==> flow/design.v <==
`timescale 1ns / 1ns
    localparam int PREGS   = 128;
    localparam int PREG_W  = $clog2(PREGS);    
    localparam int ROB_DEPTH = 16;
    localparam int ROB_PTR_W = $clog2(ROB_DEPTH);
    typedef enum logic [3:0] {
        NA,
        ADD,
        SUB,
        ANDD,
        ORR,
        RSHIFT,
        SLTIU,
        LUI
    } ALUCTRL;
    typedef enum logic [3:0] {
        NOFUNC,
        ALU,
        MEM,
        BRANCH
    } FUNCU;
    typedef enum logic {
        BHW,
        WORD
    } MEMDATATYPE;
    typedef enum logic {
        STORE,
        LOAD
    } LOADSTORE;
    typedef struct packed {
        logic [31:0] instr;
        logic [31:0] pc;
    } fetch_t;
    typedef struct packed {
        logic [31:0] instr;
        logic [31:0] pc;         
        logic [6:0]  opcode;
        logic [4:0]  rs1;        
        logic        rs1Used;
        logic [4:0]  rs2;
        logic        rs2Used;
        logic [4:0]  rd;
        logic        rdUsed;
        logic [31:0] imm;
        logic        immUsed;
        logic        spec;
        logic        lsType;     
        logic        loadStore;  
        logic        branch;
        logic        jump;
        logic        speculative;
        logic [3:0]  aluop;
        logic [3:0]  funcU;
    } decode_t;
    typedef struct packed {
        logic [PREG_W-1:0] rs1;
        logic [PREG_W-1:0] rs2;
        logic [PREG_W-1:0] rd;
        logic [PREG_W-1:0] old_rd;
        logic [4:0] arch_rd;
        logic [31:0] pc;
        logic [6:0]  opcode;
        logic [31:0] imm;
        logic        imm_used;
        logic        rd_used;
        logic [3:0]  aluop;
        logic [3:0]  funcU;
        logic [1:0]  load_store_type;    
        logic        speculative;
        logic        jump;
        logic        branch;
    } rename_t;
    typedef struct packed {
        logic        valid;
        logic        ready;
        logic [PREG_W-1:0] rs1;
        logic [PREG_W-1:0] rs2;
        logic [PREG_W-1:0] rd;
        logic [PREG_W-1:0] old_rd;
        logic [ROB_PTR_W-1:0] ROB_tag;
        logic [ROB_PTR_W-1:0] ROB_tag_clone;  
        logic [31:0] pc;
        logic [6:0]  opcode;
        logic [31:0] imm;
        logic        imm_used;
        logic        rd_used;
        logic [3:0]  aluop;
        logic [3:0]  funcU;
        logic [1:0]  load_store_type;
        logic        speculative;
        logic        jump;
        logic        branch;
        logic [31:0] rs1_val;
        logic [31:0] rs2_val;
        logic        rs1_rdy;
        logic        rs2_rdy;
        logic [6:0]  rs1_tag;    
        logic [6:0]  rs2_tag;
    } rs_entry_t;
    typedef rs_entry_t dispatch_t;
    typedef struct packed {
        logic        valid;
        logic        completed;
        logic        has_dest;
        logic [4:0]        arch_rd;
        logic [PREG_W-1:0] dest_preg;
        logic [PREG_W-1:0] old_preg;
        logic        is_branch;
        logic [31:0] pc;
    } rob_entry_t;
    typedef struct packed {
        logic [PREG_W-1:0] rd_addr;
        logic [31:0] rs1_val;
        logic rs1_used;
        logic [31:0] rs2_val;
        logic rs2_used;
        logic [31:0] imm_val;
        logic imm_used;
        logic [3:0] aluop;
        logic [ROB_PTR_W-1:0] ROB_tag;
    } alu_entry_t;
    typedef struct packed {
        logic [PREG_W-1:0] rd_addr;
        logic [31:0] rd_val;
        logic completed;
        logic [ROB_PTR_W-1:0] ROB_tag;
    } alu_out_t;
    typedef struct packed {
        logic [PREG_W-1:0] rd_addr;
        logic [31:0] rs1_val;
        logic rs1_used;
        logic [31:0] rs2_val;
        logic rs2_used;
        logic [31:0] imm_val;
        logic imm_used;
        logic jump;
        logic branch;
        logic [31:0] pc;
        logic took_branch;
        logic [ROB_PTR_W-1:0] ROB_tag;
    } branch_entry_t;
    typedef struct packed {
        logic [PREG_W-1:0] rd_addr;
        logic [31:0] rd_val;
        logic [31:0] dest_addr;
        logic branch_taken;  
        logic completed;
        logic mispredict;
        logic [ROB_PTR_W-1:0] ROB_tag;
    } branch_out_t;
    typedef struct packed {
        logic [PREG_W-1:0] rd_addr;
        logic [31:0] rs1_val;
        logic rs1_used;
        logic [31:0] rs2_val;
        logic rs2_used;
        logic [31:0] imm_val;
        logic imm_used;
        logic lsType;  
        logic loadStore;  
        logic [31:0] pc;
        logic [ROB_PTR_W-1:0] ROB_tag;
    } lsu_entry_t;
    typedef struct packed {
        logic [PREG_W-1:0] rd_addr; 
        logic [31:0] rd_val;
        logic completed;
        logic [ROB_PTR_W-1:0] ROB_tag;
    } lsu_out_t;
    typedef struct packed {
        logic [PREG_W-1:0] rd_addr;      
        logic [31:0]       rd_val;       
        logic              completed;    
        logic              mispredict;   
        logic [ROB_PTR_W-1:0] ROB_tag;  
        logic              branch_taken;  
        logic [31:0]       dest_addr;     
        logic [1:0]        src_fu;        
    } wb_packet_t;
    localparam int RS_ENTRY_W     = 204;    
    localparam int FETCH_T_W      = 64;
    localparam int DECODE_T_W     = 136;
    localparam int RENAME_T_W     = 119;
    localparam int ALU_OUT_T_W    = 44;
    localparam int BRANCH_OUT_T_W = 78;
    localparam int LSU_OUT_T_W    = 44;
`timescale 1ns / 1ns
module prioritydecoder 
#(
    parameter WIDTH = 4
)(
    input logic [WIDTH-1:0] in,
    output logic [$clog2(WIDTH)-1:0] out,
    output logic valid
);
    always_comb begin
        valid = 1'b0;
        out   = '0;
        for (int i = WIDTH-1; i >= 0; i--) begin
            if (in[i] && !valid) begin
                valid = 1'b1;
                out   = i[$clog2(WIDTH)-1:0];  
            end
        end
    end
endmodule
`timescale 1ns / 1ns
 `timescale 1ns / 1ns
module reservation_station #(
    parameter int  RS_DEPTH   = 8
)(
    input  logic      clk_i,
    input  logic      rst_i,
    input  logic      recover_i,
    input  logic      disp_valid_i,
    output logic      disp_ready_o,
    input  logic [RS_ENTRY_W-1:0] disp_entry_i,    
    output logic      issue_valid_o,
    input  logic      issue_ready_i,
    output logic [RS_ENTRY_W-1:0] issue_entry_o,   
    input  logic       cdb_valid_i,
    input  logic [6:0] cdb_tag_i
);
    logic [RS_ENTRY_W-1:0] entries [RS_DEPTH];      
    rs_entry_t rd_tmp;                  
    rs_entry_t nx_tmp;                  
    logic [RS_ENTRY_W-1:0] entries_n [RS_DEPTH];
    logic [RS_DEPTH-1:0] valid_vec;
    logic [RS_DEPTH-1:0] ready_vec;
    always_comb begin
        for (int i = 0; i < RS_DEPTH; i++) begin
            rd_tmp       = entries[i];
            valid_vec[i] = rd_tmp.valid;
            ready_vec[i] = rd_tmp.rs1_rdy & rd_tmp.rs2_rdy;  
        end
    end
    logic [RS_DEPTH-1:0] free_mask; 
    assign free_mask = ~valid_vec;
    logic [$clog2(RS_DEPTH)-1:0] free_idx;
    logic have_free;
    prioritydecoder #(.WIDTH(RS_DEPTH)) u_dec_free (
        .in   (free_mask),
        .out  (free_idx),
        .valid(have_free)
    );
    assign disp_ready_o = have_free && !recover_i;
    wire do_insert = disp_valid_i && disp_ready_o;
    logic [RS_DEPTH-1:0] issue_mask;
    assign issue_mask = valid_vec & ready_vec;
    logic [$clog2(RS_DEPTH)-1:0] issue_idx;
    logic have_issue;
    prioritydecoder #(.WIDTH(RS_DEPTH)) u_dec_issue (
        .in   (issue_mask),
        .out  (issue_idx),
        .valid(have_issue)
    );
    logic                          hold_valid;      
    rs_entry_t                      hold_entry;      
    logic [$clog2(RS_DEPTH)-1:0]    hold_idx;        
    wire cand_valid = have_issue && !recover_i;      
    wire do_issue   = issue_valid_o && issue_ready_i;  
    always_ff @(posedge clk_i or posedge rst_i) begin
        if (rst_i) begin
            hold_valid <= 1'b0;                     
            hold_entry <= '0;                       
            hold_idx   <= '0;                       
        end else if (recover_i) begin
            hold_valid <= 1'b0;
            hold_entry <= '0;
            hold_idx   <= '0;
        end else begin
            if (!hold_valid && cand_valid) begin    
                hold_valid <= 1'b1;                 
                hold_entry <= entries[issue_idx];   
                hold_idx   <= issue_idx;            
            end
            if (hold_valid && issue_ready_i) begin  
                hold_valid <= 1'b0;                 
            end
        end
    end
    assign issue_valid_o = hold_valid && !recover_i;       
    assign issue_entry_o = hold_valid ? hold_entry : '0;   
    always_comb begin
        for (int i = 0; i < RS_DEPTH; i++) begin
            nx_tmp = entries[i];
            if (cdb_valid_i && nx_tmp.valid) begin
                if (!nx_tmp.rs1_rdy && (nx_tmp.rs1_tag == cdb_tag_i))
                    nx_tmp.rs1_rdy = 1'b1;
                if (!nx_tmp.rs2_rdy && (nx_tmp.rs2_tag == cdb_tag_i))
                    nx_tmp.rs2_rdy = 1'b1;
            end
            if (do_insert && (free_idx == i)) begin
                nx_tmp       = disp_entry_i;
                nx_tmp.valid = 1'b1;
            end
            if (do_issue && !(do_insert && (hold_idx == free_idx)) && (hold_idx == i)) begin
                nx_tmp.valid   = 1'b0;
                nx_tmp.rs1_rdy = 1'b0;
                nx_tmp.rs2_rdy = 1'b0;
            end
            entries_n[i] = nx_tmp;
        end
    end
    always_ff @(posedge clk_i or posedge rst_i) begin
        if (rst_i) begin
            for (int i = 0; i < RS_DEPTH; i++) begin
                entries[i] <= '0;
            end
        end else if (recover_i) begin
            for (int i = 0; i < RS_DEPTH; i++) begin
                entries[i] <= '0;
            end
        end else begin
            for (int i = 0; i < RS_DEPTH; i++) begin
                entries[i] <= entries_n[i];
            end
        end
    end
endmodule
==> flow/run.sh <==
#!/bin/bash
# the make line also repeats each setting of config.mk as NAME=value (left out here)
make -C /OpenROAD-flow-scripts/flow DESIGN_CONFIG=/design/flow/config.mk WORK_HOME=/design/flow/orfs CLKGATE_MAP_FILE= finish
==> flow/config.mk <==
export PLATFORM = sky130hd
export DESIGN_NAME = reservation_station
export DESIGN_NICKNAME = reservation_station
export VERILOG_FILES = /design/flow/design.v
export SDC_FILE = /design/flow/constraint.sdc
export NUM_CORES = 4
export LEC_CHECK = 0
export CAP_MARGIN = 10
export CELL_PAD_IN_SITES_DETAIL_PLACEMENT = 2
export CELL_PAD_IN_SITES_GLOBAL_PLACEMENT = 0
export CORE_ASPECT_RATIO = 0.7
export CORE_MARGIN = 2
export CORE_UTILIZATION = 59
export CTS_CLUSTER_DIAMETER = 204
export CTS_CLUSTER_SIZE = 82
export GPL_ROUTABILITY_DRIVEN = 0
export GPL_TIMING_DRIVEN = 1
export MAX_ROUTING_LAYER = met4
export SLEW_MARGIN = 20
export TNS_END_PERCENT = 15
==> flow/constraint.sdc <==
create_clock -name core_clock -period 4.99 [get_ports {clk_i}]
set_input_delay 0.9980 -clock core_clock [delete_from_list [all_inputs] [get_ports {clk_i}]]
set_output_delay 0.9980 -clock core_clock [all_outputs]
set_load 0.01 [all_outputs]
==> summary.txt, run 1 <==
run metrics: Syn Inst Count 9,901, status aborted with a tool error, warnings from Yosys 4, Post-Syn Area per Cell 8.62 µm², Adder Area Share 0%, Synth mux share less than 1%, area fraction in xor and xnor cells around 1.2%, top_reg_cell synth dfrtp_1, stop err [ERROR DPL-0033] detailed placement checks failed during check placement., count leader, synth nand2_1, Yosys chip area ~85,000 µm², ys async rst share about 100%, row cnt between 100 and 150, Syn Std Cell Area 85,300 µm², number of cells in Yosys stat around 9,900, yosys simple share 17.6%, Vert. Die Dim 322 µm, Area leader share a little over half, Exit stage 3_5_place_dp, Synth Net Count roughly 10,000, FP Core Util between 50% and 60%, core box area around 140,000 µm², chip area 148,000 µm², Post-synth EDFFs 0, Top cells by area dfrtp_1 (54%), nand2_1 (15%), a21oi_1 (11%), Complex Gates by Area 21.8%, PortBufs 421, Seq share, synth between 50% and 60%, top comb family, area AND-OR/OR-AND gates, Die X between 400 and 500 µm, Post-synth top cells nand2_1 (3,434), dfrtp_1 (1,840), a21oi_1 (1,810), Synth Register Bits between 1,500 and 2,000, Ports about 420, post-synth top area cell dfrtp_1, Distinct cells, synth roughly 46
## metrics by stage
| stage | hold WS, ns | instance area [µm²] | std cells | power (mW) |
|---|---|---|---|---|
| 2_1_floorplan | 0.458 | 85300 | 9901 | 16.4 |
| 3_3_place_gp | 0.470 | 90000 | 11280 | 16.9 |
==> run 2, diff against run 1 <==
CAP_MARGIN = 20   (was 10)
CELL_PAD_IN_SITES_DETAIL_PLACEMENT = default   (was 2)
CELL_PAD_IN_SITES_GLOBAL_PLACEMENT = default   (was 0)
CORE_ASPECT_RATIO = default   (was 0.7)
CORE_MARGIN = 4   (was 2)
CORE_UTILIZATION = 57   (was 59)
CTS_CLUSTER_DIAMETER = default   (was 204)
CTS_CLUSTER_SIZE = default   (was 82)
GPL_ROUTABILITY_DRIVEN = default   (was 0)
GPL_TIMING_DRIVEN = default   (was 1)
MAX_ROUTING_LAYER = default   (was met4)
PLACE_DENSITY = 0.55   (was default)
TNS_END_PERCENT = default   (was 15)
clock period = 5.87 ns   (was 4.99 ns; I/O delays follow)
==> run 2 against run 1 <==
Synthesized area is the same. Die size grew 5.6%. The run now finishes clean. Synthesized cell count is the same.
==> summary.txt, run 2 <==
run results: Comb. pwr 1.32 mW, CTS-repair resized insts 0, top_reg_cell synth dfrtp_1, H-tree Lvls 4, nets@finish about 9,800, yosys simple share 17.6% (unchanged), combinational share of power roughly 5.0%, ys async rst share 100% (unchanged), clock root cell clkbuf_16, Seq share, synth 54.0% (unchanged), sequential logic power roughly 13 mW, pwr dens 275 nW/µm², Worst-path clk slew 0.06 ns, Adder Area Share 0% (unchanged), clock group power between 10 and 15 mW, Reg power frac about half, Sw Share between 20% and 30%, Synth Net Count 10,118 (unchanged), Max rail drop VDD between 0.0002 and 0.0003 V, row cnt 141 (+22%), tool warnings between 90 and 100, Finished Core Util 64.9%, register area 46,000 µm², count leader, synth nand2_1, post-synth top area cell dfrtp_1, top comb family, area AND-OR/OR-AND gates, P&R area growth vs syn 12.7%, CTS buffer count ~190, DR WL/cell around 27 µm, Distinct cells, synth 46 (unchanged), placed wire-length estimate 154 mm, PortBufs 421 (unchanged), Routability Congestion roughly 0.84, Worst Hold Depth 2, LEAKAGE around 41 nW, CP required between 4 and 5 ns, vias about 77,000, Hold WS ~0.49 ns, Bufs and invs on worst path 2, Die X 395 µm (-14%), internal reg-to-reg setup slack between 2 and 2.5 ns, clock skew roughly 0.022 ns, Final Setup Violations 0, routed wire length about 320 mm, CP max stage delay about 0.90 ns, CP Launch Type register, CTS tree done, critical path cell sequence buf_4, and2_1, clkdlybuf4s50_1, fill count 12,547, area of the multi-input gates between 30,000 and 40,000 µm², Yosys chip area 85,300 µm² (unchanged), setup_tns 0 ns, status finished clean, RSZ-0062 raised after global routing false, Critical R2R Launch entries[7][203], gr ovfl total 0, Max-Cap Viols 0, Synth Register Bits 1,840 (unchanged), Syn Std Cell Area 85,300 µm² (unchanged), Post-Syn Area per Cell 8.62 µm² (unchanged), minimum clock period ~4.5 ns, Complex Gates by Area 21.8% (unchanged), Post-synth EDFFs 0 (unchanged), drc violations 0, initial antenna violation count 65, Ports 423 (unchanged), core box area 148,000 µm² (+3.4%), # Post-CTS Setup Buffers 0, crit-path max FO 49, Post-synth top cells nand2_1 (3,434), dfrtp_1 (1,840), a21oi_1 (1,810), Area leader share 54.0% (unchanged), Critical Path End issue_entry_o[157], gr usage total between 30 and 40%, area fraction in xor and xnor cells 1.17% (unchanged), Worst Setup End Kind output port, Relative slew margins between 10% and 20%, slew at the pin closest to its max-slew limit about 1.3 ns, CP arrival around 3.4 ns, FP Core Util 57.6% (-2.0 points), r2r endpoint hold_entry[130], cycle use final between 70% and 80%, Final Hold Vio Count 0, Slowest-stage cell, CP dfrtp_4, Hold Crit Class register to register, Slew Viols, Final 0, Int Pwr 20.2 mW, Pre-antenna DRT Iters 6, Synth mux share 0.0235% (unchanged), number of clock sinks around 1,800, Critical Path Start hold_valid, vias in the first global route around 75,000, WS Path Type register to output port, chip area 156,000 µm² (+5.6%), switching pwr between 6 and 7 mW, Syn Inst Count 9,901 (unchanged), vias per inst 6.55, DRT iter0 DRCs about 9,000, Hold Buf Count CTS 0, Vert. Die Dim 395 µm (+23%), power share of the clock group a little under half, worst r2r path cells 6, number of cells in Yosys stat 9,901 (unchanged), clk ins delay skew pair approximately 0.8 ns, CTS Buffer Depth 3, Final ANT Viol Nets 0, first-pass GRT wire length around 480 mm, Top cells by area dfrtp_1 (54%), nand2_1 (15%), a21oi_1 (11%), f_max 221 MHz, largest net degree at the start of global routing about 220, worst hold start hold_entry[203], Hold EP hold_entry[203], warnings from Yosys 4 (unchanged), leading power group sequential cells, Top delay family on crit path buffers and inverters, stages on the worst setup path 3
## run 2: final cells by class
cell class                 count  area share [%]
antenna                       41           0.107
clock buffer                 296            6.09
clock inverter                51           0.462
inverter                       2          0.0195
multi-input combinational   6957            36.2
sequential                  1840            47.9
tap                         1930            2.51
timing repair buffer         584            6.71
## run 2: layer usage
metal,part of all wire (%),global-route usage [%],up-vias
met4,4.0,16.3,44
met1,39,54.5,37920
met2,45,60.4,4732
met3,12,10.3,880
li1,-,-,33064
met5,0.085,0,-
## run 2: metrics by stage
stage	power, mW	area [µm²]	instances	setup WS, ns
after floorplan	13.9	85300	9901	-20.83
after global placement	14.4	89700	11310	1.65
after detailed placement	14.4	89700	11311	1.58
after CTS	26.5	96000	11658	1.30
after global routing	27.2	96100	11681	1.27
final	26.5	96200	11701	1.35
==> run 3, diff against run 2 <==
CORE_MARGIN = 2   (was 4)
CORE_UTILIZATION = 61   (was 57)
clock period = 5.42 ns   (was 5.87 ns; I/O delays follow)
==> run 3 against run 2 <==
Still clean on timing, DRC and antenna. Global-route usage grew 2.4 points. Sequential power rose by 8%. Via count rose by 0.26%.
==> summary.txt, run 3 <==
run results: post-route insts no fill 11,623 (-0.67%), tool warnings 131 (+38%), Post-synth EDFFs 0 (unchanged), Die X 378 µm (-4.3%), row cnt 137 (-2.8%), critical path cell sequence buf_16, buf_4, and2_1, clkdlybuf4s50_1, # Post-CTS Setup Buffers 0 (unchanged), LEAKAGE 41.1 nW (-0.38%), setup_tns 0 ns (unchanged), clock skew 0.0329 ns (+0.0113 ns), Sw Share 23.5% (-0.083 points), Synth Register Bits 1,840 (unchanged), Slew Viols, Final 0 (unchanged), ys async rst share 100% (unchanged), pwr dens 296 nW/µm² (+7.6%), Pre-antenna DRT Iters 8 (+2), Comb. pwr 1.40 mW (+6%), Routability Congestion 0.850 (+1.8%), initial antenna violation count 70 (+7.7%), PortBufs 421 (unchanged), Post-synth top cells nand2_1 (3,434), dfrtp_1 (1,840), a21oi_1 (1,810), CP arrival 3.57 ns (+0.22 ns), P&R area growth vs syn 12.3%, Top delay family on crit path buffers and inverters, Inst Count DP 11,252 (-0.52%), Top cells by area dfrtp_1 (54%), nand2_1 (15%), a21oi_1 (11%), first-pass GRT wire length 459 mm (-3.5%), vias in the first global route 74,424 (-0.47%), r2r endpoint hold_entry[126], Slowest-stage cell, CP dfrtp_4, vias 76,839 (+0.26%), worst hold start hold_entry[15], Relative slew margins 14.9% (+0.17 points), crit-path max FO 46 (-6.1%), internal reg-to-reg setup slack 1.52 ns (-0.56 ns), f_max approximately 220 MHz, Area leader share 54.0% (unchanged), FP Core Util 61.3% (+3.7 points), warnings from Yosys 4 (unchanged), Final ANT Viol Nets 0 (unchanged), Seq share, synth 54.0% (unchanged), Max-Cap Viols 0 (unchanged), count leader, synth nand2_1, chip area 143,000 µm² (-8.4%), Critical R2R Launch entries[7][203], DR WL/cell 26.2 µm (-3.2%), sequential logic power 13.9 mW (+8%), Yosys chip area 85,300 µm² (unchanged), stages on the worst setup path 4 (+1), top comb family, area AND-OR/OR-AND gates, Ports 423 (unchanged), Worst Hold Depth 2 (unchanged), largest net degree at the start of global routing 228 (+5.1%), vias per inst 6.61 (+0.93%), WS Path Type register to output port, area fraction in xor and xnor cells 1.17% (unchanged), gr ovfl total 0 (unchanged), core box area 139,000 µm² (-6.1%), worst r2r path cells 7 (+1), final instance area 95,800 µm² (-0.39%), status finished clean, placed wire-length estimate 149 mm (-3.3%), clk ins delay skew pair 0.85 ns (+0.03 ns), number of clock sinks 1,840 (unchanged), fill count 11,183 (-11%), Final Setup Violations 0 (unchanged), Critical Path End issue_entry_o[99], yosys simple share 17.6% (unchanged), Hold Crit Class register to register, clock root cell clkbuf_16, CP max stage delay 0.78 ns (-0.12 ns), slew at the pin closest to its max-slew limit 1.28 ns (-0.00257 ns), clock group power 13.0 mW (+6%), Critical Path Start hold_valid, CTS buffer count 190 (-1.0%), number of cells in Yosys stat 9,901 (unchanged), CP Launch Type register, Distinct cells, synth 46 (unchanged), drc violations 0 (unchanged), leading power group sequential cells, Final Hold Vio Count 0 (unchanged), post-synth top area cell dfrtp_1, nets@finish 9,786 (-0.082%), CTS tree done, Syn Inst Count 9,901 (unchanged), switching pwr 6.67 mW (+6.8%), minimum clock period ~4.6 ns, DRT iter0 DRCs 10,258 (+12%), Reg power frac 49.1% (+0.5 points), cycle use final 85.8% (+8.8 points), Post-Syn Area per Cell 8.62 µm² (unchanged), RSZ-0062 raised after global routing false, Adder Area Share 0% (unchanged), Max rail drop VDD 0.000265 V (+3.3%), DP Area 89,600 µm² (-0.15%), Worst Setup End Kind output port, CTS-repair resized insts 0 (unchanged), Syn Std Cell Area 85,300 µm² (unchanged), combinational share of power 5.0% (about the same), Hold Buf Count CTS 0 (unchanged), Finished Core Util 68.8% (+3.9 points), total power 28.4 mW (+7.2%), CTS Buffer Depth 3 (unchanged), CP required 4.34 ns (-0.36 ns), gr usage total 42.1% (+2.4 points), Synth Net Count 10,118 (unchanged), Worst-path clk slew 0.06 ns (about the same), Complex Gates by Area 21.8% (unchanged), top_reg_cell synth dfrtp_1, Synth mux share 0.0235% (unchanged), Int Pwr 21.7 mW (+7.3%), Hold EP hold_entry[15], Vert. Die Dim 378 µm (-4.3%), power share of the clock group 46.0% (-0.4 points), H-tree Lvls 4 (unchanged), Bufs and invs on worst path 3 (+1), routed wire length 305 mm (-3.8%)
-- run 3: area by class of cell --
cell class	count	area [µm²]	area share (%)
antenna	33	82.6	0.0862
clock buffer	301	5770	6.02
clock inverter	36	338	0.353
inverter	2	18.8	0.0196
multi-input combinational	6957	34900	36.4
sequential	1840	46000	48.1
tap	1876	2350	2.45
timing repair buffer	578	6370	6.65
-- run 3: per-layer routing --
| layer | global-route usage, % | wire, µm | up-vias |
|---|---|---|---|
| li1 | - | - | 32982 |
| met1 | 57.1 | 116000 | 37969 |
| met2 | 64.0 | 138000 | 4812 |
| met3 | 12.0 | 37800 | 998 |
| met4 | 17.1 | 12300 | 78 |
| met5 | 0 | 494 | - |
-- run 3: per-stage QoR --
step | setup slack (ns) | hold WS (ns)
after CTS | 0.670 | 0.496
after floorplan | -21.19 | 0.458
after global routing | 0.797 | 0.530
after detailed placement | 1.30 | 0.478
final | 0.770 | 0.495
after global placement | 1.35 | 0.470
==> run 4, diff against run 3 <==
CAP_MARGIN = 10   (was 20)
CELL_PAD_IN_SITES_DETAIL_PLACEMENT = 2   (was default)
CELL_PAD_IN_SITES_GLOBAL_PLACEMENT = 0   (was default)
CORE_ASPECT_RATIO = 0.7   (was default)
CORE_MARGIN = 7   (was 2)
CORE_UTILIZATION = 59   (was 61)
CTS_CLUSTER_DIAMETER = 204   (was default)
CTS_CLUSTER_SIZE = 82   (was default)
GPL_ROUTABILITY_DRIVEN = 0   (was default)
GPL_TIMING_DRIVEN = 1   (was default)
MAX_ROUTING_LAYER = met4   (was default)
PLACE_DENSITY = default   (was 0.55)
PLACE_DENSITY_LB_ADDON = 0.26   (was default)
SETUP_SLACK_MARGIN = -0.13   (was default)
TNS_END_PERCENT = 15   (was default)
clock period = 9.45 ns   (was 5.42 ns; I/O delays follow)
==> run 4 against run 3 <==
The flow now stops in 3_5_place_dp. Synthesized cell count unchanged. Synthesized area did not move. Die size increased by 8.9%.
==> summary.txt, run 4 <==
run metrics: Syn Inst Count 9,901 (unchanged), Yosys chip area 85,300 µm² (unchanged), stop err [ERROR DPL-0033] detailed placement checks failed during check placement., Post-synth top cells nand2_1 (3,434), dfrtp_1 (1,840), a21oi_1 (1,810), top comb family, area AND-OR/OR-AND gates, Adder Area Share 0% (unchanged), row cnt 116 (-15%), Synth mux share 0.0235% (unchanged), Top cells by area dfrtp_1 (54%), nand2_1 (15%), a21oi_1 (11%), top_reg_cell synth dfrtp_1, core box area 143,000 µm² (+2.9%), Complex Gates by Area 21.8% (unchanged), chip area 156,000 µm² (+8.9%), count leader, synth nand2_1, Post-synth EDFFs 0 (unchanged), Die X 469 µm (+24%), FP Core Util 59.6% (-1.7 points), Seq share, synth 54.0% (unchanged), number of cells in Yosys stat 9,901 (unchanged), yosys simple share 17.6% (unchanged), Ports 423 (unchanged), ys async rst share 100% (unchanged), Synth Net Count 10,118 (unchanged), Area leader share 54.0% (unchanged), Exit stage 3_5_place_dp, Synth Register Bits 1,840 (unchanged), warnings from Yosys 4 (unchanged), Distinct cells, synth 46 (unchanged), Vert. Die Dim 332 µm (-12%), post-synth top area cell dfrtp_1, Post-Syn Area per Cell 8.62 µm² (unchanged), status aborted with a tool error, area fraction in xor and xnor cells 1.17% (unchanged), Syn Std Cell Area 85,300 µm² (unchanged), PortBufs 421 (unchanged)
## run 4: through the flow
step | worst slack (ns) | area (µm²) | hold slack [ns]
3_3_place_gp | 3.60 | 88700 | 0.472
2_1_floorplan | -17.97 | 85300 | 0.458
==> run 5, diff against run 4 <==
CAP_MARGIN = 20   (was 10)
CELL_PAD_IN_SITES_DETAIL_PLACEMENT = default   (was 2)
CELL_PAD_IN_SITES_GLOBAL_PLACEMENT = default   (was 0)
CORE_ASPECT_RATIO = default   (was 0.7)
CORE_MARGIN = 4   (was 7)
CORE_UTILIZATION = 70   (was 59)
CTS_CLUSTER_DIAMETER = default   (was 204)
CTS_CLUSTER_SIZE = 24   (was 82)
GPL_ROUTABILITY_DRIVEN = default   (was 0)
GPL_TIMING_DRIVEN = default   (was 1)
MAX_ROUTING_LAYER = default   (was met4)
PLACE_DENSITY_LB_ADDON = default   (was 0.26)
SETUP_SLACK_MARGIN = 0.49   (was -0.13)
TNS_END_PERCENT = default   (was 15)
clock period = 3.28 ns   (was 9.45 ns; I/O delays follow)
==> run 5 against run 4 <==
The layout now fails its checks (slew limit). Synthesized area stayed put. Synthesized cell count is the same. Die size fell by 18%.
==> summary.txt, run 5 <==
run results: vias in the first global route 80,203, placed wire-length estimate approximately 150 mm, Syn Std Cell Area 85,300 µm² (unchanged), Final Setup Violations 0, Vert. Die Dim 357 µm (+7.5%), Synth mux share 0.0235% (unchanged), CTS Buffer Depth 3, Yosys chip area 85,300 µm² (unchanged), LEAKAGE roughly 42 nW, CP Launch Type register, clk ins delay skew pair slightly above 0.8 ns, crit-path max FO 5, row cnt 127 (+9.5%), number of clock sinks between 1,500 and 2,000, combinational share of power 5.1%, setup ws final ~0.39 ns, P&R area growth vs syn 14.0%, chip area 128,000 µm² (-18%), status failed layout checks, Synth Net Count 10,118 (unchanged), initial antenna violation count about 65, switching pwr roughly 11 mW, Complex Gates by Area 21.8% (unchanged), RSZ-0062 raised after global routing true, clock root cell clkbuf_16, area of the multi-input gates between 30,000 and 40,000 µm², post-synth top area cell dfrtp_1, Die X 357 µm (-24%), pwr dens between 400 and 500 nW/µm², Top delay family on crit path buffers and inverters, drc violations 0, fill count roughly 7,800, Critical R2R Launch entries[4][203], Syn Inst Count 9,901 (unchanged), Hold WS just over 0.1 ns, clock skew between 0.02 and 0.025 ns, Inst Count DP approximately 11,000, Comb. pwr 2.40 mW, minimum clock period 2.89 ns, sequential logic power 23.0 mW, vias 80,482, CP arrival ~2.2 ns, Post-synth top cells nand2_1 (3,434), dfrtp_1 (1,840), a21oi_1 (1,810), f_max roughly 350 MHz, post-route insts no fill between 10,000 and 15,000, Worst Hold Depth 2, Post-Syn Area per Cell 8.62 µm² (unchanged), routed wire length ~300 mm, Pre-antenna DRT Iters 9, Int Pwr 35.6 mW, top comb family, area AND-OR/OR-AND gates, gr ovfl total 0, vias per inst ~7, cycle use final 88.1%, Relative slew margins -3.89%, CTS tree done, Distinct cells, synth 46 (unchanged), Slew Viols, Final 29, CP max stage delay 0.52 ns, H-tree Lvls 4, Bufs and invs on worst path 5, slew at the pin closest to its max-slew limit ~1.6 ns, largest net degree at the start of global routing 230, tool warnings roughly 100, Critical Path Start hold_valid, Adder Area Share 0% (unchanged), stages on the worst setup path 6, count leader, synth nand2_1, violated checks slew limit, clock group power between 20 and 25 mW, core box area 120,000 µm² (-16%), Synth Register Bits 1,840 (unchanged), Top cells by area dfrtp_1 (54%), nand2_1 (15%), a21oi_1 (11%), DRT iter0 DRCs approximately 12,000, Critical Path End issue_entry_o[121], WS Path Type register to output port, Max rail drop VDD around 0.00058 V, PortBufs 421 (unchanged), critical path cell sequence buf_12, buf_6, buf_12, buf_6, and2_4, buf_2, top_reg_cell synth dfrtp_1, Area leader share 54.0% (unchanged), Ports 423 (unchanged), setup_tns 0 ns, Seq share, synth 54.0% (unchanged), Slowest-stage cell, CP dfrtp_4, first-pass GRT wire length 463 mm, Max-Cap Viols 0, power share of the clock group between 40% and 50%, DR WL/cell 26.5 µm, FP Core Util 70.8% (+11 points), register area approximately 46,000 µm², CP required 2.62 ns, gr usage total around 47%, r2r endpoint hold_entry[20], number of cells in Yosys stat 9,901 (unchanged), Post-synth EDFFs 0 (unchanged), ys async rst share 100% (unchanged), Worst Setup End Kind output port, area fraction in xor and xnor cells 1.17% (unchanged), Final Hold Vio Count 0, warnings from Yosys 4 (unchanged), worst r2r path cells 7, Worst-path clk slew 0.06 ns, Routability Congestion ~0.90, yosys simple share 17.6% (unchanged), internal reg-to-reg setup slack about 0.56 ns, pre-CTS setup slack approximately 0.19 ns, nets@finish ~9,900, Final ANT Viol Nets 0, Sw Share between 20% and 30%, Hold EP hold_idx[2], CTS buffer count 182, leading power group sequential cells, Reg power frac roughly 49%, worst hold start recover_i, Hold Crit Class input pin to register
==> run 5: layout make-up <==
type | instances | share of cell area (%)
well taps | 1612 | 2.07
inverters | 2 | 0.0193
clock inverters | 49 | 0.496
repair buffers | 694 | 8.16
multi-input cells | 6957 | 36.1
clock buffers | 280 | 5.67
flip-flops and latches | 1840 | 47.3
diodes | 47 | 0.121
==> run 5: repair_timing <==
| action | in CTS | in global routing |
|---|---|---|
| setup buffers | 31 | 10 |
| setup endpoints to repair | 206 | 239 |
| gates resized | 704 | 214 |
| pin swaps | 3 | 9 |
| gates cloned | 11 | 5 |
| hold buffers | 0 | 0 |
==> run 5: stage by stage <==
step | total power [mW] | utilization (%) | instance area (µm²)
after floorplan | 24.9 | - | 85300
after global placement | 25.7 | 75.1 | 90400
after detailed placement | 25.7 | 75.1 | 90400
after CTS | 46.5 | 80.5 | 97000
after global routing | 47.7 | 80.7 | 97200
final | 46.6 | 80.8 | 97300
==> run 5: per-layer routing <==
metal | global-route usage, % | wire, µm | up-vias
li1 | - | - | 33281
met1 | 60.6 | 104000 | 38927
met2 | 71.2 | 136000 | 6690
met3 | 14.8 | 47100 | 1546
met4 | 26.1 | 17900 | 38
met5 | 0 | 250 | -
==> run 6, diff against run 5 <==
CAP_MARGIN = 10   (was 20)
CELL_PAD_IN_SITES_GLOBAL_PLACEMENT = 0   (was default)
CORE_ASPECT_RATIO = 0.93   (was default)
CORE_MARGIN = 2   (was 4)
CORE_UTILIZATION = 72   (was 70)
CTS_CLUSTER_DIAMETER = 373   (was default)
CTS_CLUSTER_SIZE = 13   (was 24)
GPL_ROUTABILITY_DRIVEN = 0   (was default)
GPL_TIMING_DRIVEN = 1   (was default)
HOLD_SLACK_MARGIN = 0.29   (was default)
MAX_ROUTING_LAYER = met5   (was default)
SETUP_SLACK_MARGIN = 0.76   (was 0.49)
==> run 6 against run 5 <==
Now clean on timing, DRC and antenna. Final cell count shrank 1.6%. Global-route usage is 2.5 points higher. Register-to-register slack better by 0.11 ns. Combinational power is 2% higher. Clock power shrank 18%. Largest power group unchanged. Highest routed layer unchanged.
==> summary.txt, run 6 <==
run results: power share of the clock group 40.5% (-5.0 points), DR WL/cell 27.8 µm (+4.7%), CTS buffer count 159 (-13%), Synth mux share 0.0235% (unchanged), Comb. pwr 2.45 mW (+2%), setup_tns 0 ns (unchanged), total power 42.8 mW (-8.2%), r2r endpoint hold_entry[148], gr usage total 49.5% (+2.5 points), f_max 349 MHz (+0.90%), Pre-antenna DRT Iters 8 (-1), switching pwr 10.2 mW (-7.2%), Seq share, synth 54.0% (unchanged), fill count 7,263 (-7.3%), Bufs and invs on worst path 4 (-1), Slowest-stage cell, CP dfrtp_4, CTS tree done, Critical Path End issue_entry_o[49], stages on the worst setup path 5 (-1), internal reg-to-reg setup slack 0.67 ns (+0.11 ns), Slew Viols, Final 0 (-100%), Relative slew margins 18.4% (+22 points), Inst Count DP 10,995 (-0.48%), vias in the first global route 79,822 (-0.48%), minimum clock period 2.86 ns (-0.0257 ns), Hold WS 0.414 ns (+0.312 ns), RSZ-0062 raised after global routing true, Reg power frac 53.8% (+4.4 points), combinational share of power 5.7% (+0.6 points), Ports 423 (unchanged), Top delay family on crit path buffers and inverters, ys async rst share 100% (unchanged), Hold Crit Class input pin to register, Worst Setup End Kind output port, Complex Gates by Area 21.8% (unchanged), warnings from Yosys 4 (unchanged), pwr dens 443 nW/µm² (-7.5%), Syn Inst Count 9,901 (unchanged), LEAKAGE 42.1 nW (-0.98%), CP Launch Type register, Max rail drop VDD 0.000617 V (+6.2%), routed wire length 314 mm (+3.0%), clock group power 17.3 mW (-18%), H-tree Lvls 4 (unchanged), top_reg_cell synth dfrtp_1, worst hold start recover_i, P&R area growth vs syn 13.1%, Distinct cells, synth 46 (unchanged), CP arrival 2.21 ns (-0.02 ns), Final Hold Vio Count 0 (unchanged), Int Pwr 32.6 mW (-8.5%), CP max stage delay 0.53 ns (about the same), Post-synth EDFFs 0 (unchanged), Hold EP entries[0][0], post-route insts no fill 11,297 (-1.6%), sequential logic power 23.0 mW (about the same), clk ins delay skew pair 0.82 ns (about the same), first-pass GRT wire length 461 mm (-0.36%), leading power group sequential cells, count leader, synth nand2_1, PortBufs 421 (unchanged), yosys simple share 17.6% (unchanged), clock root cell clkbuf_16, Synth Register Bits 1,840 (unchanged), worst r2r path cells 8 (+1), number of cells in Yosys stat 9,901 (unchanged), Die X 361 µm (+1.1%), placed wire-length estimate 156 mm (+1.5%), Final ANT Viol Nets 0 (unchanged), final instance area 96,500 µm² (-0.83%), Top cells by area dfrtp_1 (54%), nand2_1 (15%), a21oi_1 (11%), core box area 117,000 µm² (-2.6%), CP required 2.62 ns (about the same), nets@finish 9,920 (+0.26%), CTS Buffer Depth 3 (unchanged), Adder Area Share 0% (unchanged), Post-Syn Area per Cell 8.62 µm² (unchanged), area fraction in xor and xnor cells 1.17% (unchanged), Final Setup Violations 0 (unchanged), top comb family, area AND-OR/OR-AND gates, row cnt 121 (-4.7%), register area 46,100 µm² (unchanged), tool warnings 74 (-25%), Max-Cap Viols 0 (unchanged), Critical Path Start hold_valid, cycle use final 87.3% (-0.78 points), slew at the pin closest to its max-slew limit 1.22 ns (-0.335 ns), crit-path max FO 6 (+1), Post-synth top cells nand2_1 (3,434), dfrtp_1 (1,840), a21oi_1 (1,810), vias 81,500 (+1.3%), FP Core Util 72.7% (+1.9 points), DRT iter0 DRCs 14,628 (+18%), Syn Std Cell Area 85,300 µm² (unchanged), Critical R2R Launch entries[4][203], Yosys chip area 85,300 µm² (unchanged), area of the multi-input gates 35,300 µm² (+0.53%), vias per inst 7.21 (+2.9%), post-synth top area cell dfrtp_1, DP Area 90,600 µm² (+0.16%), critical path cell sequence buf_12, buf_16, clkbuf_16, and2_4, buf_6, gr ovfl total 0 (unchanged), largest net degree at the start of global routing 250 (+8.7%), status finished clean, WS Path Type register to output port, Worst Hold Depth 3 (+1), initial antenna violation count 66 (+1.5%), Area leader share 54.0% (unchanged), clock skew 0.0179 ns (-0.00479 ns), Vert. Die Dim 336 µm (-5.9%), chip area 121,000 µm² (-4.9%), Synth Net Count 10,118 (unchanged), number of clock sinks 1,840 (unchanged), drc violations 0 (unchanged), Sw Share 23.8% (+0.26 points), Worst-path clk slew 0.07 ns (about the same)
run 6: repair_timing:
item | CTS | global route
pin swaps | 12 | 38
endpoints found under the setup margin | 787 | 675
setup buffers | 23 | 24
hold buffers | 2 | 0
gates cloned | 11 | 24
endpoints found under the hold margin | 13 | 0
gates resized | 576 | 489
run 6: area by class of cell:
type	count	share of cell area, %
Antenna cell	44	0.114
Clock buffer	170	4.39
Inverter	2	0.0195
Tap cell	1537	1.99
Sequential cell	1840	47.7
Multi-Input combinational cell	6957	36.6
Clock inverter	4	0.0519
Timing Repair Buffer	743	9.09
run 6: per-layer routing:
metal	global-route usage (%)	vias to the layer above	wire length (µm)
met5	0	-	508
met4	31.2	62	22100
met3	15.8	1937	53600
met2	73.8	7476	136000
met1	63.3	38852	102000
li1	-	33173	-
run 6: stage by stage:
step / worst slack (ns) / utilization [%]
final: 0.415 / 82.2
after global routing: 0.425 / 82.2
after CTS: 0.352 / 81.3
after detailed placement: 0.275 / 77.2
after global placement: 0.315 / 77.2
after floorplan: -22.90 / -
==> run 7, diff against run 6 <==
ABC_AREA = 0   (was default)
CAP_MARGIN = 20   (was 10)
CELL_PAD_IN_SITES_GLOBAL_PLACEMENT = default   (was 0)
CORE_ASPECT_RATIO = 1.77   (was 0.93)
CORE_MARGIN = 3   (was 2)
CORE_UTILIZATION = 60   (was 72)
CTS_CLUSTER_DIAMETER = 240   (was 373)
CTS_CLUSTER_SIZE = default   (was 13)
GPL_TIMING_DRIVEN = 0   (was 1)
HOLD_SLACK_MARGIN = 0.25   (was 0.29)
PLACE_DENSITY = 0.55   (was default)
SETUP_SLACK_MARGIN = default   (was 0.76)
clock period = 10.0 ns   (was 3.28 ns; I/O delays follow)
==> run 7 against run 6 <==
Still clean. Critical path depth up 1. Combinational power down 64%. Flip-flop count unchanged. Count of clock-buffer cells in the layout up 86. Hold slack better by 0.087 ns. Clock skew up 0.011 ns. Global-route usage down 6.0 points. Register-to-register slack better by 5.6 ns. First-iteration DRC count down 44%. Highest routed layer unchanged.
==> summary.txt, run 7 <==
run results: status finished clean, CTS-repair resized insts 0 (-100%), Worst Hold Depth 2 (-1), Slowest-stage cell, CP clkdlybuf4s50_1, tool warnings 30 (-59%), r2r endpoint hold_entry[82], Final Hold Vio Count 0 (unchanged), vias 78,716 (-3.4%), nets@finish 10,574 (+6.6%), Yosys chip area 85,300 µm² (unchanged), CTS tree done, Post-Syn Area per Cell 8.62 µm² (unchanged), stages on the worst setup path 6 (+1), f_max 146 MHz, Inst Count DP 12,038 (+9.5%), Critical Path Start recover_i, Critical R2R Launch entries[3][203], drc violations 0 (unchanged), Seq share, synth 54.0% (unchanged), Reg power frac 49.9% (-3.9 points), Distinct cells, synth 46 (unchanged), initial antenna violation count 67 (+1.5%), Worst-path clk slew 0.06 ns (about the same), Top delay family on crit path buffers and inverters, Post-synth EDFFs 0 (unchanged), Max-Cap Viols 0 (unchanged), Post-synth top cells nand2_1 (3,434), dfrtp_1 (1,840), a21oi_1 (1,810), post-route insts no fill 12,388 (+9.7%), Comb. pwr 871 µW (-64%), crit-path max FO 10 (+4), Max rail drop VDD 0.000173 V (-72%), worst hold start hold_entry[14], clock root cell clkbuf_16, clock group power 6.71 mW (-61%), Final Setup Violations 0 (unchanged), number of cells in Yosys stat 9,901 (unchanged), DR WL/cell 25.8 µm (-7.0%), CP required 8.00 ns (+5.38 ns), Hold Crit Class register to register, top comb family, area AND-OR/OR-AND gates, CP Launch Type input pin, sequential logic power 7.54 mW (-67%), DP Area 91,500 µm² (+0.98%), number of clock sinks 1,840 (unchanged), cycle use final 68.4% (-19 points), Hold Buf Count CTS 0 (-2), CTS Buffer Depth 3 (unchanged), fill count 11,771 (+62%), setup_tns 0 ns (unchanged), clk ins delay skew pair 0.86 ns (+0.04 ns), warnings from Yosys 4 (unchanged), DRT iter0 DRCs 8,228 (-44%), Worst Setup End Kind output port, vias in the first global route 78,596 (-1.5%), minimum clock period 6.84 ns, area fraction in xor and xnor cells 1.17% (unchanged), vias per inst 6.35 (-12%), P&R area growth vs syn 13.9%, WS Path Type input pin to output port, Die X 289 µm (-20%), final instance area 97,200 µm² (+0.73%), Sw Share 24.7% (+0.95 points), count leader, synth nand2_1, Synth Register Bits 1,840 (unchanged), CP max stage delay 0.65 ns (+0.12 ns), CP arrival 4.84 ns (+2.63 ns), routed wire length 320 mm (+2.0%), Pre-antenna DRT Iters 6 (-2), ys async rst share 100% (unchanged), Critical Path End disp_ready_o, Relative slew margins 18.5% (+0.13 points), Hold WS 0.500 ns (+0.0865 ns), Int Pwr 11.4 mW (-65%), total power 15.1 mW (-65%), Syn Inst Count 9,901 (unchanged), # Post-CTS Setup Buffers 0 (-100%), LEAKAGE 42.0 nW (-0.12%), CTS buffer count 167 (+5.0%), largest net degree at the start of global routing 37 (-85%), Synth Net Count 10,118 (unchanged), PortBufs 211 (-50%), Ports 423 (unchanged), core box area 141,000 µm² (+20%), Synth mux share 0.0235% (unchanged), FP Core Util 60.6% (-12 points), top_reg_cell synth dfrtp_1, clock skew 0.0290 ns (+0.0111 ns), critical path cell sequence clkdlybuf4s50_1, clkbuf_1, clkbuf_2, clkbuf_1, nor2_1, clkdlybuf4s50_1, Vert. Die Dim 508 µm (+51%), RSZ-0062 raised after global routing false, Slew Viols, Final 0 (unchanged), post-synth top area cell dfrtp_1, pwr dens 156 nW/µm² (-65%), Bufs and invs on worst path 5 (+1), gr usage total 43.5% (-6.0 points), slew at the pin closest to its max-slew limit 1.22 ns (-0.00647 ns), Adder Area Share 0% (unchanged), Top cells by area dfrtp_1 (54%), nand2_1 (15%), a21oi_1 (11%), Final ANT Viol Nets 0 (unchanged), Complex Gates by Area 21.8% (unchanged), gr ovfl total 0 (unchanged), placed wire-length estimate 233 mm (+50%), chip area 147,000 µm² (+21%), Syn Std Cell Area 85,300 µm² (unchanged), H-tree Lvls 4 (unchanged), yosys simple share 17.6% (unchanged), worst r2r path cells 8 (unchanged), Hold EP hold_entry[14], Area leader share 54.0% (unchanged), power share of the clock group 44.4% (+3.9 points), combinational share of power 5.8% (about the same), first-pass GRT wire length 477 mm (+3.6%), row cnt 183 (+51%), leading power group sequential cells, switching pwr 3.74 mW (-63%), internal reg-to-reg setup slack 6.22 ns (+5.55 ns)
run 7: area by class of cell:
class / instances / area, µm² / share of cell area (%)
antenna: 48 / 120 / 0.124
sequential: 1840 / 46000 / 47.4
buffer: 1102 / 4690 / 4.83
tap: 1850 / 2310 / 2.38
timing repair buffer: 287 / 3730 / 3.84
clock buffer: 256 / 5040 / 5.18
inverter: 2 / 11.3 / 0.0116
clock inverter: 46 / 557 / 0.573
multi-input combinational: 6957 / 34700 / 35.7
run 7: layer usage:
| metal | GRT usage [%] | part of all wire (%) |
|---|---|---|
| met3 | 11.4 | 9.4 |
| met5 | 0 | 0.091 |
| met2 | 69.4 | 47 |
| met4 | 36.5 | 10 |
| met1 | 48.3 | 33 |
run 7: per-stage QoR:
stage | util [%] | worst slack [ns]
after detailed placement | 64.9 | 3.25
after global routing | 68.9 | 3.13
after floorplan | - | -17.53
final | 69.0 | 3.16
after CTS | 68.9 | 3.24
after global placement | 63.7 | -27.85
==> run 8, diff against run 7 <==
ABC_AREA = default   (was 0)
CAP_MARGIN = 10   (was 20)
CELL_PAD_IN_SITES_DETAIL_PLACEMENT = 2   (was default)
CELL_PAD_IN_SITES_GLOBAL_PLACEMENT = 0   (was default)
CORE_ASPECT_RATIO = 0.7   (was 1.77)
CORE_MARGIN = 7   (was 3)
CORE_UTILIZATION = 59   (was 60)
CTS_CLUSTER_DIAMETER = 204   (was 240)
CTS_CLUSTER_SIZE = 82   (was default)
GPL_TIMING_DRIVEN = 1   (was 0)
HOLD_SLACK_MARGIN = default   (was 0.25)
PLACE_DENSITY = default   (was 0.55)
PLACE_DENSITY_LB_ADDON = 0.26   (was default)
TNS_END_PERCENT = 15   (was default)
clock period = 4.99 ns   (was 10.0 ns; I/O delays follow)
==> run 8 against run 7 <==
The run now fails in 3_5_place_dp. Synthesized area unchanged. Die size up 5.9%. Synthesized cell count unchanged.
==> summary.txt, run 8 <==
run metrics: status aborted with a tool error, Exit stage 3_5_place_dp, stop err [ERROR DPL-0033] detailed placement checks failed during check placement., top_reg_cell synth dfrtp_1, FP Core Util 59.6% (-1.0 points), core box area 143,000 µm² (+1.7%), Ports 423 (unchanged), number of cells in Yosys stat 9,901 (unchanged), Syn Inst Count 9,901 (unchanged), post-synth top area cell dfrtp_1, Post-Syn Area per Cell 8.62 µm² (unchanged), Top cells by area dfrtp_1 (54%), nand2_1 (15%), a21oi_1 (11%), yosys simple share 17.6% (unchanged), Post-synth top cells nand2_1 (3,434), dfrtp_1 (1,840), a21oi_1 (1,810), Vert. Die Dim 332 µm (-35%), Die X 469 µm (+62%), chip area 156,000 µm² (+5.9%), Adder Area Share 0% (unchanged), row cnt 116 (-37%), Area leader share 54.0% (unchanged), Synth Net Count 10,118 (unchanged), Syn Std Cell Area 85,300 µm² (unchanged), PortBufs 421 (+100%), Post-synth EDFFs 0 (unchanged), Complex Gates by Area 21.8% (unchanged), ys async rst share 100% (unchanged), area fraction in xor and xnor cells 1.17% (unchanged), Seq share, synth 54.0% (unchanged), warnings from Yosys 4 (unchanged), Yosys chip area 85,300 µm² (unchanged), Synth mux share 0.0235% (unchanged), Distinct cells, synth 46 (unchanged), Synth Register Bits 1,840 (unchanged), count leader, synth nand2_1, top comb family, area AND-OR/OR-AND gates
run 8: stage by stage:
stage             std cells  instance area [µm²]
floorplan              9901                85300
global placement      11273                89900
==> run 9, diff against run 8 <==
ABC_AREA = 0   (was default)
CAP_MARGIN = 20   (was 10)
CELL_PAD_IN_SITES_DETAIL_PLACEMENT = 1   (was 2)
CELL_PAD_IN_SITES_GLOBAL_PLACEMENT = 1   (was 0)
CORE_ASPECT_RATIO = default   (was 0.7)
CORE_MARGIN = 3   (was 7)
CORE_UTILIZATION = 40   (was 59)
CTS_CLUSTER_DIAMETER = 381   (was 204)
CTS_CLUSTER_SIZE = default   (was 82)
GPL_TIMING_DRIVEN = 0   (was 1)
HOLD_SLACK_MARGIN = 0.09   (was default)
MAX_ROUTING_LAYER = met4   (was met5)
PLACE_DENSITY_LB_ADDON = default   (was 0.26)
SLEW_MARGIN = 35   (was 20)
TNS_END_PERCENT = 70   (was 15)
clock period = 4.02 ns   (was 4.99 ns; I/O delays follow)
==> run 9 against run 8 <==
The run now finishes clean. Die size rose by 41%. Synthesized cell count did not move. Synthesized area did not move.
==> summary.txt, run 9 <==
run results: LEAKAGE 43.5 nW, crit-path max FO 10, Syn Inst Count 9,901 (unchanged), DR WL/cell ~27 µm, Complex Gates by Area 21.8% (unchanged), GRT met2 Usage between 50% and 60%, Syn Std Cell Area 85,300 µm² (unchanged), vias per inst roughly 5.7, Area leader share 54.0% (unchanged), FP Core Util 40.5% (-19 points), switching pwr between 9 and 10 mW, Pre-antenna DRT Iters 6, Post-synth EDFFs 0 (unchanged), gr ovfl total 0, register area 46,000 µm², Relative slew margins a little under a third, PortBufs 211 (-50%), clock group power just under 20 mW, number of cells in Yosys stat 9,901 (unchanged), gr usage total 33.5%, Distinct cells, synth 46 (unchanged), CP arrival approximately 4.7 ns, ys async rst share 100% (unchanged), setup_tns 0 ns, Critical R2R Launch entries[3][203], Hold WS 0.266 ns, Critical Path Start entries[3][203], largest net degree at the start of global routing 29, f_max between 200 and 300 MHz, Hold Crit Class input pin to register, CTS buffer count about 210, top comb family, area AND-OR/OR-AND gates, CP required 4.78 ns, Final ANT Viol Nets 0, Post-Syn Area per Cell 8.62 µm² (unchanged), CTS tree done, Vert. Die Dim 468 µm (+41%), H-tree Lvls 4, M1 GR Usage a little over two fifths, tool warnings 32, area of the multi-input gates approximately 35,000 µm², worst r2r path cells 8, top_reg_cell synth dfrtp_1, CP max stage delay 0.61 ns, Finished Core Util approximately 48%, Top cells by area dfrtp_1 (54%), nand2_1 (15%), a21oi_1 (11%), first-pass GRT wire length ~540 mm, count leader, synth nand2_1, clk ins delay skew pair ~0.86 ns, Seq share, synth 54.0% (unchanged), Top delay family on crit path buffers and inverters, area fraction in xor and xnor cells 1.17% (unchanged), warnings from Yosys 4 (unchanged), Max-Cap Viols 0, WS Path Type register to register, yosys simple share 17.6% (unchanged), status finished clean, vias a little under 80,000, Top Usage Layer GRT met2, Synth Register Bits 1,840 (unchanged), Slowest-stage cell, CP clkbuf_1, Comb. pwr approximately 2.3 mW, Die X 468 µm (-0.14%), power share of the clock group between 40 and 50%, nets@finish ~11,000, slew at the pin closest to its max-slew limit between 1 and 1.5 ns, Max rail drop VDD 0.000457 V, internal reg-to-reg setup slack approximately 0.064 ns, P&R area growth vs syn 18.8%, Synth mux share 0.0235% (unchanged), row cnt 168 (+45%), CTS Buffer Depth 3, leading power group the clock network, Worst Setup End Kind register, CP Launch Type register, Int Pwr roughly 31 mW, worst hold start disp_entry_i[177], minimum clock period roughly 4 ns, DRT iter0 DRCs 6,002, cycle use final 98.4%, drc violations 0, Worst-path clk slew approximately 0.06 ns, Synth Net Count 10,118 (unchanged), sequential logic power approximately 19 mW, core box area 211,000 µm² (+47%), Final Setup Violations 0, Reg power frac a little under half, Worst Hold Depth 3, chip area 219,000 µm² (+41%), routed wire length 358 mm, post-synth top area cell dfrtp_1, Yosys chip area 85,300 µm² (unchanged), number of clock sinks 1,840, vias in the first global route 80,770, Hold Buf Count CTS 0, Ports 423 (unchanged), Final Hold Vio Count 0, clock skew ~0.021 ns, Adder Area Share 0% (unchanged), placed wire-length estimate between 200 and 300 mm, Sw Share about a quarter, initial antenna violation count 55, combinational share of power under 10%, fill count 24,440, Slew Viols, Final 0, met3 GRT Util 5.21%, stages on the worst setup path 8, RSZ-0062 raised after global routing true, r2r endpoint hold_entry[91], Bufs and invs on worst path 3, Post-synth top cells nand2_1 (3,434), dfrtp_1 (1,840), a21oi_1 (1,810), Critical Path End hold_entry[91], pwr dens approximately 400 nW/µm², clock root cell clkbuf_16, critical path cell sequence nand3_1, and3_1, a31oi_1, buf_4, buf_4, clkbuf_1, o221ai_1, a31oi_1, Hold EP entries[6][177]
## run 9: what timing repair did
| action | 4_1_cts | 5_1_grt |
|---|---|---|
| gates cloned | 0 | 1 |
| setup buffers | 0 | 0 |
| gates resized | 24 | 4 |
| pin swaps | 0 | 0 |
| endpoints found under the setup margin | 271 | 46 |
## run 9: cell type report
| cell class | count | area share, % |
|---|---|---|
| timing repair buffer | 343 | 5.21 |
| inverter | 2 | 0.0111 |
| antenna | 45 | 0.111 |
| sequential | 1840 | 45.4 |
| clock inverter | 46 | 0.500 |
| clock buffer | 329 | 6.32 |
| multi-input combinational | 6957 | 34.2 |
| buffer | 1100 | 4.69 |
| tap | 2805 | 3.46 |
| timing repair inverter | 1 | 0.00494 |
## run 9: through the flow
step	worst slack (ns)	total power, mW	instance area, µm²	instances
2_1_floorplan	-22.31	20.4	85300	9901
3_3_place_gp	-35.47	21.2	90900	12917
3_5_place_dp	-0.677	21.5	94200	13049
4_1_cts	0.00562	40.9	101000	13422
5_1_grt	-0.0124	42.0	101000	13463
6_report	0.0635	40.7	101000	13468
## run 9: metal layers
metal  vias to the layer above  share of wire [%]  routed length [µm]
met3                       648                5.0               18000
met5                         -                  0                   0
met1                     39565                 44              156000
met2                      2067                 46              165000
li1                      34878                  -                   -
met4                         0                5.4               19300
==> run 10, diff against run 9 <==
ABC_AREA = default   (was 0)
CAP_MARGIN = 15   (was 20)
CELL_PAD_IN_SITES_DETAIL_PLACEMENT = default   (was 1)
CELL_PAD_IN_SITES_GLOBAL_PLACEMENT = default   (was 1)
CORE_MARGIN = 2   (was 3)
CORE_UTILIZATION = 72   (was 40)
CTS_CLUSTER_DIAMETER = default   (was 381)
CTS_CLUSTER_SIZE = 40   (was default)
GPL_ROUTABILITY_DRIVEN = default   (was 0)
GPL_TIMING_DRIVEN = default   (was 0)
HOLD_SLACK_MARGIN = -0.05   (was 0.09)
MAX_ROUTING_LAYER = default   (was met4)
SETUP_SLACK_MARGIN = -0.48   (was default)
SLEW_MARGIN = 20   (was 35)
TNS_END_PERCENT = default   (was 70)
clock period = 6.8 ns   (was 4.02 ns; I/O delays follow)
==> run 10 against run 9 <==
Sequential share of layout area increased by 3.0 points. Global-route usage grew 15 points. Total power down 44%. First-iteration DRC count increased by 110%. Hold slack improved by 0.22 ns. Critical endpoint is now issue_entry_o[0].
==> summary.txt, run 10 <==
run results: Synth Net Count 10,118 (unchanged), Die X 348 µm (-26%), Syn Std Cell Area 85,300 µm² (unchanged), f_max slightly above 200 MHz, Finished Core Util 80.7% (+33 points), Hold WS 0.488 ns (+0.222 ns), CP max stage delay 0.88 ns (+0.27 ns), CP required 5.44 ns (+0.66 ns), top_reg_cell synth dfrtp_1, Bufs and invs on worst path 2 (-1), Critical Path Start hold_valid, setup ws final 1.85 ns (+1.79 ns), PortBufs 421 (+100%), sequential logic power 11.1 mW (-41%), Hold Buf Count CTS 0 (unchanged), r2r endpoint hold_entry[3], CP Launch Type register, switching pwr 5.25 mW (-47%), Vert. Die Dim 348 µm (-26%), number of clock sinks 1,840 (unchanged), FP Core Util 72.5% (+32 points), tool warnings 106 (+230%), Area leader share 54.0% (unchanged), pwr dens 238 nW/µm² (-41%), Syn Inst Count 9,901 (unchanged), Max rail drop VDD 0.000275 V (-40%), Worst-path clk slew 0.06 ns (about the same), P&R area growth vs syn 11.3%, fill count 7,670 (-69%), stages on the worst setup path 3 (-5), clock root cell clkbuf_16, routed wire length 301 mm (-16%), Yosys chip area 85,300 µm² (unchanged), H-tree Lvls 4 (unchanged), number of cells in Yosys stat 9,901 (unchanged), gr ovfl total 0 (unchanged), area of the multi-input gates 34,900 µm² (+0.45%), setup_tns 0 ns (unchanged), top comb family, area AND-OR/OR-AND gates, crit-path max FO 70 (+60), Final ANT Viol Nets 0 (unchanged), Comb. pwr 1.11 mW (-52%), slew at the pin closest to its max-slew limit 1.41 ns (+0.375 ns), Adder Area Share 0% (unchanged), vias in the first global route 78,716 (-2.5%), worst hold start hold_entry[203], clock skew 0.0188 ns (-0.00230 ns), drc violations 0 (unchanged), Post-synth top cells nand2_1 (3,434), dfrtp_1 (1,840), a21oi_1 (1,810), Slowest-stage cell, CP buf_4, Hold EP hold_entry[203], Ports 423 (unchanged), vias per inst 7.05 (+23%), Top cells by area dfrtp_1 (54%), nand2_1 (15%), a21oi_1 (11%), DR WL/cell 26.7 µm (+0.43%), Hold Crit Class register to register, Relative slew margins 6.21% (-24 points), area fraction in xor and xnor cells 1.17% (unchanged), combinational share of power 4.9% (-0.8 points), critical path cell sequence buf_4, and2_1, clkdlybuf4s50_1, power share of the clock group 46.0% (-2.1 points), Pre-antenna DRT Iters 10 (+4), # Post-CTS Setup Buffers 0 (unchanged), count leader, synth nand2_1, Max-Cap Viols 0 (unchanged), Synth Register Bits 1,840 (unchanged), leading power group sequential cells, ys async rst share 100% (unchanged), CTS tree done, cycle use final 72.8% (-26 points), placed wire-length estimate 145 mm (-46%), core box area 118,000 µm² (-44%), Distinct cells, synth 46 (unchanged), post-synth top area cell dfrtp_1, Critical Path End issue_entry_o[0], chip area 121,000 µm² (-45%), gr usage total 48.9% (+15 points), Worst Setup End Kind output port, CTS-repair resized insts 0 (-100%), Final Setup Violations 0 (unchanged), nets@finish 9,765 (-8.5%), initial antenna violation count 82 (+49%), Final Hold Vio Count 0 (unchanged), row cnt 126 (-25%), minimum clock period between 4 and 5 ns, Top delay family on crit path buffers and inverters, warnings from Yosys 4 (unchanged), Complex Gates by Area 21.8% (unchanged), internal reg-to-reg setup slack 2.58 ns (+2.52 ns), clock group power 10.4 mW (-47%), Synth mux share 0.0235% (unchanged), status finished clean, CTS Buffer Depth 3 (unchanged), yosys simple share 17.6% (unchanged), Sw Share 23.2% (-1.1 points), CTS buffer count 185 (-11%), Critical R2R Launch entries[7][203], LEAKAGE 40.9 nW (-6.0%), RSZ-0062 raised after global routing false, Slew Viols, Final 0 (unchanged), pre-CTS setup slack 1.94 ns (+2.62 ns), Worst Hold Depth 2 (-1), Int Pwr 17.3 mW (-44%), Post-Syn Area per Cell 8.62 µm² (unchanged), largest net degree at the start of global routing 250 (+760%), first-pass GRT wire length 456 mm (-15%), CP arrival 3.59 ns (-1.13 ns), Post-synth EDFFs 0 (unchanged), register area 46,000 µm² (about the same), worst r2r path cells 6 (-2), Routability Congestion 0.873, DRT iter0 DRCs 12,328 (+110%), Reg power frac 49.1% (+2.9 points), WS Path Type register to output port, clk ins delay skew pair 0.83 ns (-0.03 ns), vias 79,479 (+3.0%), Seq share, synth 54.0% (unchanged)
run 10: metrics by stage:
step / power, mW / instance area, µm² / instances
final: 22.6 / 95000 / 11269
after global routing: 23.1 / 95000 / 11263
after CTS: 22.5 / 94900 / 11229
after detailed placement: 12.4 / 88700 / 10897
after global placement: 12.3 / 88700 / 10897
after floorplan: 12.0 / 85300 / 9901
run 10: routing by layer:
metal | wire, µm | part of all wire [%] | global-route usage (%) | up-vias
met3 | 46200 | 15 | 16.4 | 1468
met2 | 133000 | 44 | 72.4 | 6577
met1 | 103000 | 34 | 63.2 | 38364
met4 | 17200 | 5.7 | 28.5 | 88
li1 | - | - | - | 32982
met5 | 542 | 0.18 | 0 | -
run 10: cell type report:
cell class | count | share of cell area, %
well taps | 1536 | 2.02
flip-flops and latches | 1840 | 48.5
clock inverters | 30 | 0.356
multi-input cells | 6957 | 36.7
diodes | 40 | 0.105
clock buffers | 302 | 6.12
repair buffers | 562 | 6.21
inverters | 2 | 0.0198
==> run 11, diff against run 10 <==
CAP_MARGIN = 20   (was 15)
CELL_PAD_IN_SITES_GLOBAL_PLACEMENT = 0   (was default)
CORE_ASPECT_RATIO = 1.55   (was default)
CORE_MARGIN = 3   (was 2)
CORE_UTILIZATION = 55   (was 72)
CTS_CLUSTER_SIZE = default   (was 40)
HOLD_SLACK_MARGIN = default   (was -0.05)
PLACE_DENSITY_LB_ADDON = 0.26   (was default)
SETUP_SLACK_MARGIN = 2.1   (was -0.48)
SLEW_MARGIN = 30   (was 20)
TNS_END_PERCENT = 70   (was default)
clock period = 9.59 ns   (was 6.8 ns; I/O delays follow)
==> run 11 against run 10 <==
Hold slack better by 0.0039 ns. Still clean. Wire length up 3.7%. Flip-flop count unchanged. Combinational power down 29%. Synthesized cell count unchanged. Die size up 32%. Critical path depth up 1. Final cell count up 3.9%. Global-route usage down 11 points. Design area up 0.39%. Clock skew up 0.0094 ns. Sequential power down 29%.
==> summary.txt, run 11 <==
run results: Complex Gates by Area 21.8% (unchanged), Routability Congestion 0.873 (unchanged), Final ANT Viol Nets 0 (unchanged), clk ins delay skew pair 0.83 ns (about the same), Finished Core Util 62.0% (-19 points), Top delay family on crit path buffers and inverters, P&R area growth vs syn 11.8%, Distinct cells, synth 46 (unchanged), clock group power 7.19 mW (-31%), internal reg-to-reg setup slack 4.38 ns (+1.80 ns), f_max about 160 MHz, Seq share, synth 54.0% (unchanged), nets@finish 9,745 (-0.20%), Area leader share 54.0% (unchanged), Top cells by area dfrtp_1 (54%), nand2_1 (15%), a21oi_1 (11%), top_reg_cell synth dfrtp_1, Hold Crit Class register to register, CP required 7.67 ns (+2.23 ns), gr usage total 38.3% (-11 points), Synth Register Bits 1,840 (unchanged), largest net degree at the start of global routing 223 (-11%), CTS-repair resized insts 0 (unchanged), WS Path Type register to output port, clock skew 0.0281 ns (+0.00935 ns), yosys simple share 17.6% (unchanged), Post-synth EDFFs 0 (unchanged), gr ovfl total 0 (unchanged), Post-Syn Area per Cell 8.62 µm² (unchanged), RSZ-0062 raised after global routing false, slew at the pin closest to its max-slew limit 1.17 ns (-0.241 ns), Final Setup Violations 0 (unchanged), sequential logic power 7.87 mW (-29%), Int Pwr 12.1 mW (-30%), critical path cell sequence buf_4, buf_4, and2_1, clkdlybuf4s50_1, Adder Area Share 0% (unchanged), top comb family, area AND-OR/OR-AND gates, Relative slew margins 22.3% (+16 points), row cnt 179 (+42%), Post-synth top cells nand2_1 (3,434), dfrtp_1 (1,840), a21oi_1 (1,810), # Post-CTS Setup Buffers 0 (unchanged), Die X 322 µm (-7.4%), number of clock sinks 1,840 (unchanged), number of cells in Yosys stat 9,901 (unchanged), ys async rst share 100% (unchanged), Sw Share 23.4% (+0.18 points), CTS Buffer Depth 3 (unchanged), Hold EP hold_entry[203], Critical R2R Launch entries[7][203], PortBufs 421 (unchanged), H-tree Lvls 4 (unchanged), placed wire-length estimate 150 mm (+3.4%), Critical Path Start hold_valid, switching pwr 3.71 mW (-29%), chip area 160,000 µm² (+32%), DRT iter0 DRCs 10,698 (-13%), Ports 423 (unchanged), CTS tree done, Critical Path End issue_entry_o[172], worst r2r path cells 7 (+1), clock root cell clkbuf_16, total power 15.8 mW (-30%), Slew Viols, Final 0 (unchanged), Worst Setup End Kind output port, tool warnings 163 (+54%), Max rail drop VDD 0.000183 V (-33%), Max-Cap Viols 0 (unchanged), pre-CTS setup slack 3.83 ns (+1.89 ns), CP max stage delay 0.84 ns (-0.04 ns), crit-path max FO 70 (unchanged), initial antenna violation count 73 (-11%), cycle use final 64.4% (-8.4 points), Reg power frac 49.7% (+0.6 points), post-synth top area cell dfrtp_1, first-pass GRT wire length 469 mm (+2.8%), Hold WS 0.492 ns (+0.00389 ns), combinational share of power 5.0% (about the same), minimum clock period roughly 6.2 ns, Worst-path clk slew 0.06 ns (about the same), Slowest-stage cell, CP dfrtp_4, r2r endpoint hold_entry[202], status finished clean, area fraction in xor and xnor cells 1.17% (unchanged), count leader, synth nand2_1, Final Hold Vio Count 0 (unchanged), Synth mux share 0.0235% (unchanged), FP Core Util 55.5% (-17 points), Worst Hold Depth 2 (unchanged), Hold Buf Count CTS 0 (unchanged), Bufs and invs on worst path 3 (+1), CP Launch Type register, Yosys chip area 85,300 µm² (unchanged), core box area 154,000 µm² (+31%), drc violations 0 (unchanged), setup_tns 0 ns (unchanged), warnings from Yosys 4 (unchanged), worst hold start hold_entry[203], Comb. pwr 788 µW (-29%), Synth Net Count 10,118 (unchanged), LEAKAGE 40.8 nW (-0.20%), Vert. Die Dim 496 µm (+43%), leading power group sequential cells, DR WL/cell 26.6 µm (-0.13%)
## run 11: stage by stage
step	cell area [µm²]	instances
2_1_floorplan	85300	9901
6_report	95400	11706
5_1_grt	95300	11685
3_5_place_dp	89100	11333
3_3_place_gp	88900	11326
4_1_cts	95000	11647
## run 11: area by class of cell
type	count	area, µm²
clock buffers	265	5360
well taps	1991	2490
repair buffers	553	5920
flip-flops and latches	1840	46000
diodes	49	123
inverters	2	18.8
multi-input cells	6957	34900
fillers	12928	58500
clock inverters	49	543
## run 11: per-layer routing
layer  global-route usage (%)  part of all wire (%)  vias to the layer above
met4                     19.7                   4.6                       48
met2                     60.1                    46                     5276
met5                    0.480                  0.11                        -
li1                         -                     -                    32884
met1                     48.2                    36                    38089
met3                     11.6                    13                     1116
Power figures rest on the tool's default switching activity, not on a simulated workload.
